## conv_top
module conv_top
#(
    parameter DATA_WIDTH  = 8,
    parameter KERNEL_SIZE = 25
)
(
    input  logic                     i_clk,
    input  logic                     i_arstn,
	input  logic                     i_arstn_perf,
	input  logic                     i_enable_count2,
    input  logic                     i_ready,
    input  logic                     i_valid,
    input  logic [KERNEL_SIZE - 1:0] i_bit_X,
    input  logic [KERNEL_SIZE - 1:0] i_bit_K,
    output logic [              1:0] o_conv,
    output logic                     o_ready,
    output logic                     o_valid,
	output logic [             31:0] o_perf_cycle_count,
	output logic [             31:0] o_perf_cycle_count2
);
    logic [3:0] s_count;
    logic s_valid_data_in;
    logic s_valid_data_out;
	logic [KERNEL_SIZE - 1:0] s_bit_X_delayed;
	logic [KERNEL_SIZE - 1:0] s_bit_K_delayed;
    logic [1:0] s_product [KERNEL_SIZE - 1:0];
  ...
export LEC_CHECK = 0
export ABC_AREA = 1
export CAP_MARGIN = 10
export CORE_MARGIN = 10
export CORE_UTILIZATION = 40
export CTS_CLUSTER_DIAMETER = 73
export CTS_CLUSTER_SIZE = 26
export GPL_ROUTABILITY_DRIVEN = 0
export GPL_TIMING_DRIVEN = 0
export HOLD_SLACK_MARGIN = 0.24
export MAX_ROUTING_LAYER = met5
export SETUP_SLACK_MARGIN = 2.87
export SLEW_MARGIN = 20
create_clock -name core_clock -period 10.3 [get_ports {i_clk}]
run.sh (not shown) runs the stock make flow with config.mk's settings and CLKGATE_MAP_FILE=.
Next try:
ABC_AREA = unset   (was 1)
CAP_MARGIN = 20   (was 10)
CORE_MARGIN = 2   (was 10)
CORE_UTILIZATION = 65   (was 40)
CTS_CLUSTER_DIAMETER = unset   (was 73)
CTS_CLUSTER_SIZE = unset   (was 26)
GPL_ROUTABILITY_DRIVEN = unset   (was 0)
GPL_TIMING_DRIVEN = unset   (was 0)
HOLD_SLACK_MARGIN = unset   (was 0.24)
MAX_ROUTING_LAYER = unset   (was met5)
SETUP_SLACK_MARGIN = unset   (was 2.87)
clock period = 9.79 ns   (was 10.3 ns; I/O delays follow)
After rerunning: Utilization rose by 28 points. Global-route usage increases by 3.3 points. Register-to-register slack got worse by 0.88 ns. First-iteration DRC count goes down by well over a third. Via count falls by a quarter to a third. Cell area went down by a few percent. Synthesized area went down by a few percent.

Starting RTL as in the previous note.
export LEC_CHECK = 0
export CAP_MARGIN = 20
export CORE_MARGIN = 8
export CORE_UTILIZATION = 29
export CTS_CLUSTER_DIAMETER = 69
export CTS_CLUSTER_SIZE = 52
export MAX_ROUTING_LAYER = met5
export SETUP_SLACK_MARGIN = 3.11
export SLEW_MARGIN = 20
create_clock -name core_clock -period 12.2 [get_ports {i_clk}]
The first run completed with no timing, DRC or antenna violations.
Change:
CORE_MARGIN = 2   (was 8)
CORE_UTILIZATION = 70   (was 29)
CTS_CLUSTER_DIAMETER = default   (was 69)
CTS_CLUSTER_SIZE = 27   (was 52)
MAX_ROUTING_LAYER = default   (was met5)
SETUP_SLACK_MARGIN = 0.77   (was 3.11)
clock period = 5.05 ns   (was 12.2 ns; I/O delays follow)
With this change the flow completed and failed the layout checks on setup timing; via count climbs by 11%; sequential power climbs by about 130%; die area drops by about 60%; hold slack degrades by 33 ps; routed wire length climbs by about 8%; critical path depth drops by 2; area after synthesis is unchanged; sequential share of layout area drops by 2.0 points; power climbs to 2.7 times its value; cell count drops by 13%.
Change:
CORE_UTILIZATION = 40   (was 70)
CTS_CLUSTER_SIZE = default   (was 27)
SETUP_SLACK_MARGIN = default   (was 0.77)
clock period = 9.1 ns   (was 5.05 ns; I/O delays follow)
This time the run finished with timing, DRC and antenna clean; routed wire length fell by 6.8%; count of clock-buffer cells in the layout rose by 4; non-clock buffer count fell by 357; design area fell by 4.7%; critical path depth fell by 2; sequential cell count is unchanged.
Change:
CORE_UTILIZATION = 65   (was 40)
clock period = 8.31 ns   (was 9.1 ns; I/O delays follow)
Result:
- non-clock buffer count climbs by 1
- routed wire length drops by 4.8%
- final area fell by 1.5%
- first-iteration DRC count climbs by 5.5%
- clock skew goes down by 10 ps
- count of clock-buffer cells in the layout fell by 2
Change:
CAP_MARGIN = 40   (was 20)
CORE_UTILIZATION = 72   (was 65)
clock period = 11.6 ns   (was 8.31 ns; I/O delays follow)
Outcome: Power drops by a quarter to a third. Final cell count drops slightly. Cell area stays flat.
Change:
CAP_MARGIN = 20   (was 40)
CTS_CLUSTER_DIAMETER = 141   (was default)
CTS_CLUSTER_SIZE = 27   (was default)
SETUP_SLACK_MARGIN = -0.52   (was default)
clock period = 5.32 ns   (was 11.6 ns; I/O delays follow)
This time the run reached the layout checks and failed them: setup timing.
Cell count increases by 7.2%.
Total power increases by 110%.
First-iteration DRC count increases by 2.8%.
Wire length increases by 1.6%.
Final area increases by 2.1%.
Setup slack is worse by 4400 ps.
Register-to-register slack is worse by 6100 ps.
Sequential share of layout area decreases by 0.87 points.
Clock skew hardly moves.
Synthesized area is unchanged.

v54:
conv_top again, from the RTL that the note above started with.
export LEC_CHECK = 0
export ABC_AREA = 1
export CAP_MARGIN = 10
export CORE_MARGIN = 9
export CORE_UTILIZATION = 40
export CTS_CLUSTER_DIAMETER = 73
export CTS_CLUSTER_SIZE = 26
export GPL_ROUTABILITY_DRIVEN = 0
export GPL_TIMING_DRIVEN = 0
export HOLD_SLACK_MARGIN = 0.24
export MAX_ROUTING_LAYER = met5
export SLEW_MARGIN = 20
create_clock -name core_clock -period 10.3 [get_ports {i_clk}]
No stage failed in v54, and the final checks on the layout all came back clean.
Setup changes, v54 to v28
- a deleted ABC_AREA that had been 1
- a change of CORE_UTILIZATION from 40 to 35
- a change of CORE_MARGIN from 9 to 2
- a deleted CTS_CLUSTER_DIAMETER that had been 73
- a deleted GPL_TIMING_DRIVEN that had been 0
- a deleted GPL_ROUTABILITY_DRIVEN that had been 0
- a deleted MAX_ROUTING_LAYER that had been met5
- a deleted CTS_CLUSTER_SIZE that had been 26
- a change of CAP_MARGIN from 10 to 20
- a deleted HOLD_SLACK_MARGIN that had been 0.24
- a change of the clock period (ns, I/O delays scaled along) from 10.3 to 9.1
--- outcome ---
v28: done, clean on timing, DRC and antenna. Compared with v54, v28 shows a number of levels the H-tree was split into that is 1 higher. Of v54 and v28, the lower met3 wirelength from detailed routing belongs to v28. Changes observed in v28 relative to v54: clock transition at the register clock pins on the worst setup and hold paths after CTS lost 0.04 ns, relative contribution of the clock network to total power higher, required time of the critical path now smaller, post-place setup slack now smaller. For the wire length, v28 came in 36 mm lower than v54 did. Of v54 and v28, the higher number of standard cells in the layout, taps in and fillers out belongs to v54. Summary: cell area, v28 better than v54. Looking at slowest cell on the critical path, the clkdlybuf4s50_1 result is from v28; the fa_1 one comes from v54. Compared to v54, v28 has count of plain and timing-repair buffers in the layout 132 lower.
## Diff of input files: v53 against v28
- CORE_UTILIZATION: 35 -> 72
- CAP_MARGIN: 20 -> 40
- TNS_END_PERCENT: unset -> 5
- SETUP_SLACK_MARGIN: unset -> 2.83
- the clock period (ns, I/O delays scaled along): 9.1 -> 9.81
Results
- Changes observed in v53 relative to v28: total design power shows a reduction of about 1.5%; met3 wirelength from detailed routing moved down; number of clock buffers in the layout has decreased; sequential cell area share rose 0.75 points.
- Between v53 and v28, count of TritonRoute iterations in the first routing pass is higher for v53, v28 comes in under that.
- Floorplan check, v53 vs v28: die outline smaller in v53
- v53 against v28: measured slew at the worst slew-check pin rose 0.089 ns; post-cts resize count rose 36.
The inputs of v39 differ from those of v53 as listed below.
- TNS_END_PERCENT no longer set, was 5
- CORE_UTILIZATION now 57, was 72
- CAP_MARGIN now 20, was 40
- CTS_CLUSTER_SIZE now 99, previously not set
- SETUP_SLACK_MARGIN no longer set, was 2.83
- the clock period (ns, I/O delays scaled along) now 5.59, was 9.81
Notes after the runs:
- v39: complete, dirty (negative setup slack)
- Compared with v53, v39 shows a core utilization that is 13 points lower.
- Count of placed standard cells including taps (higher): v39
- Count of antenna diodes in the layout for v39 is lower than for v53.
- v53 ended up with fa_2 as its critical-path cell with the highest stage delay; v39 ended up with fa_1.
Changes in v16 relative to v39:
- CTS_CLUSTER_SIZE removed (was 99)
- CORE_UTILIZATION changed from 57 to 38
- the clock period (ns, I/O delays scaled along) changed from 5.59 to 16.8
--- outcome ---
- The final layout from v16, which completed every stage, passed the timing, design-rule and antenna checks at the end of the flow.
- Diff v39 -> v16: share of final layout cell area taken by clock buffers and inverters up 0.57 points, estimated wirelength of the detail-placed design down 2.4 mm, post-layout period usage of the worst path down 68 points, required time of the critical path up 8.97 ns, via density per instance down 0.39.
- Against v39, v16 comes in 2 lower on number of gates on the worst path with buffers counted.
- Between v16 and v39, it is v16 whose final weighted congestion in routability-driven placement is lower, by 1.9%.
- [compare] base=v39 new=v16: number of global-route vias before repair went down by about 6%; least setup slack across all paths after layout went up by 8.35 ns; number of cells traversed by the worst register-to-register path went down by 2; wire length went down by 1.1 mm.

== run A ==
conv_top again, from the RTL that the note above started with.
Design conv_top, start of the top module:
module conv_top
#(
    parameter DATA_WIDTH  = 8,
    parameter KERNEL_SIZE = 25
)
(
    input  logic                     i_clk,
    input  logic                     i_arstn,
	input  logic                     i_arstn_perf,
	input  logic                     i_enable_count2,
    input  logic                     i_ready,
    input  logic                     i_valid,
    input  logic [KERNEL_SIZE - 1:0] i_bit_X,
    input  logic [KERNEL_SIZE - 1:0] i_bit_K,
    output logic [              1:0] o_conv,
    output logic                     o_ready,
    output logic                     o_valid,
	output logic [             31:0] o_perf_cycle_count,
	output logic [             31:0] o_perf_cycle_count2
);
    logic [3:0] s_count;
    logic s_valid_data_in;
    logic s_valid_data_out;
	logic [KERNEL_SIZE - 1:0] s_bit_X_delayed;
	logic [KERNEL_SIZE - 1:0] s_bit_K_delayed;
    logic [1:0] s_product [KERNEL_SIZE - 1:0];
    localparam N_OF_2FA = KERNEL_SIZE - 1;
    logic [N_OF_2FA - 1:0] s_carry_in;
    logic [N_OF_2FA - 1:0] s_carry_out;
    always_ff @(posedge i_clk, negedge i_arstn) begin
        if (~ i_arstn) begin
            s_bit_X_delayed <= '0;
            s_bit_K_delayed <= '0;
        end
        else if (s_valid_data_in) begin
            s_bit_X_delayed <= i_bit_X;
            s_bit_K_delayed <= i_bit_K;
        end
    end
    genvar i;
    generate
        for (i = 0; i < KERNEL_SIZE; i++) begin : serial_multipier
            serial_mul #(
                .DATA_WIDTH ( DATA_WIDTH )
            ) S_MUL0 (
                .i_clk     ( i_clk              ),
                .i_arstn   ( i_arstn            ),
                .i_valid   ( s_valid_data_in    ),
                .i_a       ( s_bit_X_delayed[i] ),
                .i_b       ( s_bit_K_delayed[i] ),
                .o_product ( s_product[i]       )
            );
        end
    endgenerate
    counter COUNT0 (
  ...
Settings: LEC_CHECK=0, ABC_AREA=1, CAP_MARGIN=20, CELL_PAD_IN_SITES_DETAIL_PLACEMENT=2, CORE_ASPECT_RATIO=0.82, CORE_MARGIN=9, CORE_UTILIZATION=45, CTS_CLUSTER_DIAMETER=160, CTS_CLUSTER_SIZE=16, GPL_TIMING_DRIVEN=0, HOLD_SLACK_MARGIN=0.12, SETUP_SLACK_MARGIN=0.56, SLEW_MARGIN=35; clock period 5.49 ns.
Run A finished all stages; however, its layout fails the closing checks, the failures being capacitance limit, slew limit, setup timing.
Edits applied to the flow inputs when going from run A to run B:
- a change of CORE_UTILIZATION from 45 to 66
- a deleted SETUP_SLACK_MARGIN that had been 0.56
- a deleted CTS_CLUSTER_SIZE that had been 16
- a change of CORE_MARGIN from 9 to 2
- a deleted HOLD_SLACK_MARGIN that had been 0.12
- a change of SLEW_MARGIN from 35 to 20
- a deleted ABC_AREA that had been 1
- a deleted GPL_TIMING_DRIVEN that had been 0
- a deleted CELL_PAD_IN_SITES_DETAIL_PLACEMENT that had been 2
- a deleted CORE_ASPECT_RATIO that had been 0.82
- a deleted CTS_CLUSTER_DIAMETER that had been 160
- a change of the clock period (ns, I/O delays scaled along) from 5.49 to 10.6
## What came out
Of run A and run B, just one finished clean: run B.
Although run A finished all stages, its layout failed final checks on capacitance limit, slew limit, setup timing.
Taking run A as the reference, in run B relative area change from synthesis to final layout shrank by 0.16 points; number of instances in the placed design shrank by 1956; combinational group share of total power shrank by 9.2 points; fraction of power consumed by the clock network grew by 6.5 points.
Delta (run B minus run A): storage element area saw little to no change; total iterations of the first detailed-routing run lower; largest voltage drop on the vdd net went down about 50%; overall power -17 mW.
Run B ended with less final design area excluding fillers than run A.
Here is what was changed in the inputs of run C compared with run B.
- ABC_AREA newly set to 1
- CTS_CLUSTER_SIZE newly set to 97
- the clock period (ns, I/O delays scaled along) changed from 10.6 to 7.04
Results
From the logs: run C reached the end of the flow and failed the layout checks with setup timing. From run B to run C the numbers moved as follows: detailed-route wire length +about 23%, largest fanout on the critical path -2. Utilization run B -> run C: up.
Input-level comparison between run D and run C:
- removing ABC_AREA (formerly 1)
- changing CORE_UTILIZATION from 66 to 70
- setting SETUP_SLACK_MARGIN to 1.17 for the first time
- removing CTS_CLUSTER_SIZE (formerly 97)
- setting CTS_CLUSTER_DIAMETER to 141 for the first time
- changing the clock period (ns, I/O delays scaled along) from 7.04 to 7.86
Across run C and run D, a clean result was obtained everywhere but in run C.
Summary of run D over run C: clock latency reported for the late side of the worst-skew pair flat, count of clock-buffer cells in the layout now larger.
Relative to run C, data arrival time of the critical path has gone up in run D.
Wire: run D routes less than run C
[run D] post-route clock period utilization fell 7.5 points relative to run C
Compared with run C, in run D buffer share of cell area fell 5.3 points; met3 routing resource usage after global routing rose by 0.33 points.
Power is estimated from default activity; no workload was simulated.
